Design recon_top_level, start of the top module:
module recon_top_level#(parameter WIDTH = 15)( 
input [WIDTH:0] Xo, Zo , Yo,
input clk,
input ext_reset,
input [1:0] sel,
output [WIDTH:0] mac_out,
output [WIDTH:0] f,
input af_en,
output complete
);
wire [WIDTH:0] z, coshz, sinhz;
wire reset3;
Neuron #(WIDTH)inneuron(Xo,Yo,Zo,clk,ext_reset, sinhz,coshz,z,reset3,complete,mac_out,af_en);
wire sign_z=z[WIDTH];
wire [WIDTH:0]relu ;
assign relu=sign_z?0:z;
wire [WIDTH:0] ez, ez_1;
add_sub #(WIDTH) adder1(coshz, sinhz, sel[0], ez);
add_sub #(WIDTH) adder2(ez, 16'b0000010000000000, sel[0], ez_1);
wire [WIDTH:0] w2,w3;
wire [WIDTH:0] divisor , dividend;
mux  #(WIDTH)m1(ez, coshz, sel[0], w2);
mux #(WIDTH) m2(ez_1, sinhz, sel[0], w3);
wire [WIDTH:0] div_out;
assign divisor =  {w3[15], (w3[14:0]>>2) };
assign dividend = {w2[15], (w2[14:0]>>2) };
wire [WIDTH:0] X_divout,Y_divout;
recon #(WIDTH) r_div(
 clk,reset3,1'b0,1'b1,
divisor, dividend ,16'b0,
 X_divout , Y_divout , div_out
);
assign f=sel[1]?(sel[0]?mac_out:relu):div_out;  
endmodule
Size: ~20,000 um2 of cells after synthesis.
clock: 8.83 ns
lec_check: 0
abc_area: 0
cap_margin: 20
core_margin: 2
core_utilization: 67
gpl_routability_driven: 1
min_routing_layer: met1
setup_slack_margin: 1.63
slew_margin: 40
tns_end_percent: 45
run.sh (not shown) runs the stock make flow with config.mk's settings and CLKGATE_MAP_FILE=.
Rerun with:
ABC_AREA = 1   (was 0)
CORE_UTILIZATION = 69   (was 67)
GPL_ROUTABILITY_DRIVEN = default   (was 1)
MIN_ROUTING_LAYER = default   (was met1)
SETUP_SLACK_MARGIN = default   (was 1.63)
SLEW_MARGIN = 20   (was 40)
TNS_END_PERCENT = default   (was 45)
clock period = 4.8 ns   (was 8.83 ns; I/O delays follow)
Effect: The new run ended with an error in global routing; synthesized cell count goes up by 15%; die size goes down by 6.4%; area after synthesis shrinks by 3.7%.


Starting RTL as in the previous note.
==> flow/config.mk <==
export PLATFORM = sky130hd
export DESIGN_NAME = recon_top_level
export DESIGN_NICKNAME = recon_top_level
export VERILOG_FILES = /design/flow/design.v
export SDC_FILE = /design/flow/constraint.sdc
export NUM_CORES = 4
export LEC_CHECK = 0
export ABC_AREA = 0
export CAP_MARGIN = 20
export CELL_PAD_IN_SITES_DETAIL_PLACEMENT = 2
export CORE_ASPECT_RATIO = 1.14
export CORE_MARGIN = 7
export CORE_UTILIZATION = 71
export CTS_CLUSTER_DIAMETER = 291
export GPL_ROUTABILITY_DRIVEN = 0
export MIN_ROUTING_LAYER = met2
export SETUP_SLACK_MARGIN = 1.63
export SLEW_MARGIN = 40
export TNS_END_PERCENT = 80
==> flow/constraint.sdc <==
create_clock -name core_clock -period 12.9 [get_ports {clk}]
set_input_delay 2.5800 -clock core_clock [delete_from_list [all_inputs] [get_ports {clk}]]
set_output_delay 2.5800 -clock core_clock [all_outputs]
set_load 0.01 [all_outputs]
The baseline aborted during detailed placement.
Rerun with:
==> flow/config.mk (replaced) <==
export PLATFORM = sky130hd
export DESIGN_NAME = recon_top_level
export DESIGN_NICKNAME = recon_top_level
export VERILOG_FILES = /design/flow/design.v
export SDC_FILE = /design/flow/constraint.sdc
export NUM_CORES = 4
export LEC_CHECK = 0
export ABC_AREA = 1
export CAP_MARGIN = 20
export CORE_MARGIN = 6
export CORE_UTILIZATION = 71
export GPL_ROUTABILITY_DRIVEN = 0
export MIN_ROUTING_LAYER = met1
export PLACE_DENSITY_LB_ADDON = 0.14
export SETUP_SLACK_MARGIN = 1.63
export SLEW_MARGIN = 40
export TNS_END_PERCENT = 45
=> The new run completed with no timing, DRC or antenna violations. Area after synthesis falls by 3.7%. Synthesized cell count rises by 15%. Die size falls by 5.6%.
Rerun with:
==> flow/config.mk (replaced) <==
export PLATFORM = sky130hd
export DESIGN_NAME = recon_top_level
export DESIGN_NICKNAME = recon_top_level
export VERILOG_FILES = /design/flow/design.v
export SDC_FILE = /design/flow/constraint.sdc
export NUM_CORES = 4
export LEC_CHECK = 0
export ABC_AREA = 0
export CAP_MARGIN = 20
export CELL_PAD_IN_SITES_DETAIL_PLACEMENT = 2
export CELL_PAD_IN_SITES_GLOBAL_PLACEMENT = 2
export CORE_ASPECT_RATIO = 1.14
export CORE_MARGIN = 6
export CORE_UTILIZATION = 71
export CTS_CLUSTER_DIAMETER = 291
export GPL_ROUTABILITY_DRIVEN = 0
export GPL_TIMING_DRIVEN = 0
export MIN_ROUTING_LAYER = met2
export PLACE_DENSITY_LB_ADDON = 0.17
export SETUP_SLACK_MARGIN = 1.63
export SLEW_MARGIN = 20
export TNS_END_PERCENT = 80
Result:
- With this change the flow aborted during global placement without I/O
- die size increases by 3.6%
- synthesized cell count fell by about 13%
- synthesized area rises by 3.9%


recon_top_level again, from the RTL that the note above started with.
export LEC_CHECK = 0
export ABC_AREA = 1
export CAP_MARGIN = 20
export CORE_MARGIN = 6
export CORE_UTILIZATION = 61
export CTS_CLUSTER_DIAMETER = 246
export CTS_CLUSTER_SIZE = 100
export GPL_ROUTABILITY_DRIVEN = 0
export MIN_ROUTING_LAYER = met1
export PLACE_DENSITY_LB_ADDON = 0.28
export SETUP_SLACK_MARGIN = 1.63
export SLEW_MARGIN = 40
export TNS_END_PERCENT = 35
create_clock -name core_clock -period 12.9 [get_ports {clk}]
Rerun with:
Settings changed: ABC_AREA 1 to 0, CELL_PAD_IN_SITES_DETAIL_PLACEMENT set to 1, CORE_ASPECT_RATIO set to 1.4, CORE_UTILIZATION 61 to 71, CTS_CLUSTER_DIAMETER 246 to unset, CTS_CLUSTER_SIZE 100 to unset, HOLD_SLACK_MARGIN set to 0.11, PLACE_DENSITY_LB_ADDON 0.28 to 0.02, TNS_END_PERCENT 35 to 45.
Effect:
- This time the run failed in 3_5_place_dp
- area after synthesis came out higher by 3.9%
- synthesized cell count decreases by 13%
- die area goes down by 9.9%
Rerun with:
Settings changed: ABC_AREA 0 to 1, CELL_PAD_IN_SITES_DETAIL_PLACEMENT 1 to unset, CORE_ASPECT_RATIO 1.4 to unset, CORE_MARGIN 6 to 2, HOLD_SLACK_MARGIN 0.11 to unset, MAX_ROUTING_LAYER set to met4, PLACE_DENSITY set to 0.63, PLACE_DENSITY_LB_ADDON 0.02 to unset, SETUP_SLACK_MARGIN 1.63 to 0.13.
Clock period 12.9 ns to 6.48 ns, I/O delays scaled along.
This time the run ran to the end with violations: negative setup slack. Synthesized area fell by 3.7%. Synthesized cell count went up by 15%. Die size fell by about 12%.


try-maple:
Starting RTL as in the previous note.
clock: 12.9 ns
lec_check: 0
abc_area: 0
cap_margin: 20
cell_pad_in_sites_detail_placement: 2
core_aspect_ratio: 1.14
core_margin: 6
core_utilization: 71
cts_cluster_diameter: 291
gpl_routability_driven: 0
gpl_timing_driven: 0
min_routing_layer: met2
place_density_lb_addon: 0.17
setup_slack_margin: 1.63
slew_margin: 35
tns_end_percent: 80
As the logs show, try-maple stopped at detailed placement after a tool error, so it never reached the end of the flow.
Input-level comparison between try-tundra and try-maple:
- CELL_PAD_IN_SITES_DETAIL_PLACEMENT: 2 -> unset
- SLEW_MARGIN: 35 -> 40
- SETUP_SLACK_MARGIN: 1.63 -> unset
- PLACE_DENSITY_LB_ADDON: 0.17 -> unset
- MIN_ROUTING_LAYER: met2 -> unset
- CTS_CLUSTER_DIAMETER: 291 -> unset
- CORE_UTILIZATION: 71 -> 40
- CORE_MARGIN: 6 -> 2
- TNS_END_PERCENT: 80 -> unset
- CORE_ASPECT_RATIO: 1.14 -> unset
- ABC_AREA: 0 -> unset
- GPL_ROUTABILITY_DRIVEN: 0 -> unset
- the clock period (ns, I/O delays scaled along): 12.9 -> 8.5
==> results <==
Looking at the reports, try-tundra completed the entire flow and the layout it produced met the timing, design-rule and antenna checks.
Core box area, try-maple and try-tundra: larger value in try-tundra
~same synthesized cell count in try-maple and try-tundra
try-tundra ends up with higher cell row count than try-maple does.
The following lists how try-raven was set up differently from try-tundra:
- clearing GPL_TIMING_DRIVEN, which used to be 0
- swapping 40 for 20 in SLEW_MARGIN
- swapping 8.5 for 8.24 in the clock period (ns, I/O delays scaled along)
--- outcome ---
Post-route antenna net violation count: try-tundra vs try-raven identical
[compare] base=try-tundra new=try-raven: floorplan utilization essentially unchanged, number of buffer cells added on primary ports +1, fraction of power consumed by combinational cells went down by 0.5 points, number of filler instances in the final layout shrank by 31, worst hold margin moved up.
Between try-tundra and try-raven, the clock skew figures differ only marginally.
Changes in try-umber relative to try-raven:
- TNS_END_PERCENT newly set to 45
- CORE_UTILIZATION changed from 40 to 72
- the clock period (ns, I/O delays scaled along) changed from 8.24 to 4.37
Findings:
In the summary table, try-umber is marked failed, with error DPL-0038 raised in clock tree synthesis. Min placer congestion estimate across try-umber and try-raven: try-raven. From try-raven to try-umber, fraction of registers with async set/reset did not move at all. try-raven has higher horizontal die dimension than try-umber. The placed cell count reported for try-umber is greater than that of try-raven by 181. Against try-raven, die size in try-umber fell by more than a quarter. try-umber: cell area after placement is about 16% higher than what try-raven reported.
Inputs modified between try-umber and try-pepper:
- a change of CORE_UTILIZATION from 72 to 11
- a deleted TNS_END_PERCENT that had been 45
- a change of the clock period (ns, I/O delays scaled along) from 4.37 to 9.1
### Flow results
- Every stage of the flow completed for try-pepper, and the final layout passed the timing, design-rule and antenna checks.
- Area of the placeable core, try-pepper vs try-umber: up by more than 100%
- When try-pepper is set beside try-umber, its worst setup slack before clock tree synthesis turns out to be 3.75 ns larger.
- The higher final weighted congestion in routability-driven placement came out of try-umber.
- The number of library cell types mapped by synthesis on try-pepper is in line with that on try-umber.
- Per the comparison of try-pepper with try-umber, simple logic cell fraction of the synthesized area level; height of the chip moved up; die span in x moved up; total die size moved up.
For try-quartz, these inputs were changed with respect to try-pepper:
- changing CORE_UTILIZATION from 11 to 66
## What came out
Post-layout instance area for try-quartz: 0.0027 mm^2 down relative to try-pepper
try-quartz vs try-pepper — die area dropped 0.16 mm^2.
Summary — leakage power, try-quartz relative to try-pepper: lower, by 0.082 nW.
try-pepper -> try-quartz: final weighted congestion of routability-driven global placement increased by more than 10%
Global-route usage, try-quartz and try-pepper: larger value in try-quartz
[diff] total power of the final layout, try-quartz relative to try-pepper: improvement
Comparing try-quartz and try-pepper, maximum number of pins on one net before global-route repair is lower on try-pepper.
Summary of try-quartz over try-pepper: non-clock buffer total of the final layout fell by 17; detail-routed net length per standard cell rose by about 50%.
Power is estimated from default activity; no workload was simulated.
